Design PCPU, start of the top module:
module PCPU(
	input clock,
	input enable,
	input reset,
	input start,
	input [15:0] d_datain,
	input [15:0] i_datain,
	input [3:0] select_y,
	output wire [7:0] d_addr,
	output wire [15:0] d_dataout,
	output wire d_we,
	output wire [7:0] i_addr,
	output reg [15:0] y
);
reg state,next_state;
reg [7:0] pc;
reg [15:0] id_ir,ex_ir,mem_ir,wb_ir;
reg [15:0] reg_A, reg_B, reg_C, reg_C1, smdr, smdr1, ALUo; 
reg dw, zf, nf, cf, cin;
reg [15:0] gr[0:7];
assign d_dataout = smdr1;
assign d_we = dw;
assign d_addr = reg_C[7:0];
assign i_addr = pc;
always @(posedge clock or negedge reset)
	begin
		if (!reset)
			state <= 1'b0;
		else
			state <= next_state;
	end
always @(*)
	begin
		case (state)
			1'b0 : 
				if ((enable == 1'b1) && (start == 1'b1))  
					next_state <= 1'b1;
				else	
					next_state <= 1'b0;
			1'b1 :
				if ((enable == 1'b0) || (wb_ir[15:11] == 5'b00001)) 
					next_state <= 1'b0;
				else
					next_state <= 1'b1;
		endcase
	end
always @(posedge clock or negedge reset)
	begin
		if (!reset)
			begin
				id_ir <= 16'b0000_0000_0000_0000;
				pc <= 8'b0000_0000;
			end
		else if (state ==1'b1)
			begin	
            if((ex_ir[15:11] == 5'b11010 && zf == 1'b1) || (ex_ir[15:11] == 5'b11100 && nf == 1'b1)
				    ||(ex_ir[15:11] == 5'b11011 && zf == 1'b0) || (ex_ir[15:11] == 5'b11101 && nf == 1'b0)
					 ||(ex_ir[15:11] == 5'b11110 && cin == 1'b1) || (ex_ir[15:11] == 5'b11111 && cin == 1'b0)
					 || ex_ir[15:11] == 5'b11001)
					begin
					   pc <= ALUo[7:0];
					   id_ir <= 16'b0; 
				   end
				else if(id_ir[15:11] == 5'b11000)
				   begin
                  pc <= id_ir[7:0];	 
					   id_ir <= 16'b0;
               end
				else if(id_ir[15:11] == 5'b00001)  
					begin 
					   pc <= pc; 
					   id_ir <= id_ir; 
					end		
				else if((id_ir[15:11] == 5'b00010)&&(i_datain[15:11]!=5'b11000)&&(i_datain[15:11]!=5'b00000)&&(i_datain[15:11]!=5'b00001)) 
		         begin
		           if((id_ir[10:8]==i_datain[2:0])&&((i_datain[15:11]==5'b01000)||(i_datain[15:11]==5'b10001)
  ...
For scale: ~4000 cells after synthesis, about 25000 sq um of cells after synthesis.
clock: 3.22 ns
lec_check: 0
abc_area: 1
cap_margin: 20
cell_pad_in_sites_detail_placement: 2
cell_pad_in_sites_global_placement: 2
core_aspect_ratio: 1.75
core_margin: 2
core_utilization: 59
gpl_routability_driven: 0
gpl_timing_driven: 0
setup_slack_margin: 0.82
slew_margin: 10
tns_end_percent: 35
run.sh (not shown) runs the stock make flow with config.mk's settings and CLKGATE_MAP_FILE=.
The starting point stopped in global placement without I/O (GPL-0301).
Rerun with:
- ABC_AREA: 1 -> unset
- CELL_PAD_IN_SITES_DETAIL_PLACEMENT: 2 -> unset
- CELL_PAD_IN_SITES_GLOBAL_PLACEMENT: 2 -> unset
- CORE_ASPECT_RATIO: 1.75 -> unset
- CORE_UTILIZATION: 59 -> 55
- GPL_ROUTABILITY_DRIVEN: 0 -> unset
- GPL_TIMING_DRIVEN: 0 -> unset
- SETUP_SLACK_MARGIN: 0.82 -> unset
- SLEW_MARGIN: 10 -> 20
- TNS_END_PERCENT: 35 -> unset
- clock period: 3.22 -> 5.23 ns (I/O delays scaled with it)
Now the flow ran to the end with no violations; die size grows by 8.9%; synthesized cell count shrinks by about 20%; area after synthesis went up by about 1.8%.
Rerun with:
- CORE_UTILIZATION: 55 -> 40
- clock period: 5.23 -> 5.5 ns (I/O delays scaled with it)
Result: Non-clock buffer count grows by 16. Total power shrinks by 3.1%. Sequential power shrinks by 5.6%. Setup slack gains 140 ps. Core utilization shrinks by 16 points.
Rerun with:
- CORE_UTILIZATION: 40 -> 66
- clock period: 5.5 -> 4.44 ns (I/O delays scaled with it)
Now the flow finished but fails on negative setup slack.
Core utilization climbs by 29 points.
Worst setup slack gets worse by 480 ps.
Die area falls by 39%.
Worst hold slack gets worse by 210 ps.
Register-to-register slack gets worse by 560 ps.
Final area goes down by 1.0%.
Rerun with:
- CORE_UTILIZATION: 66 -> 36
- clock period: 4.44 -> 8.7 ns (I/O delays scaled with it)
After rerunning: Now the flow went through all stages and came out clean; setup slack improved by 2400 ps; area after synthesis stays the same; via count drops by 9.6%; sequential cell count stays the same; power drops by 51%; combinational power drops by 54%; first-iteration DRC count drops by 46%; cell area drops by 0.37%; global-route usage drops by 27 points.
Power is estimated from default activity; no workload was simulated.
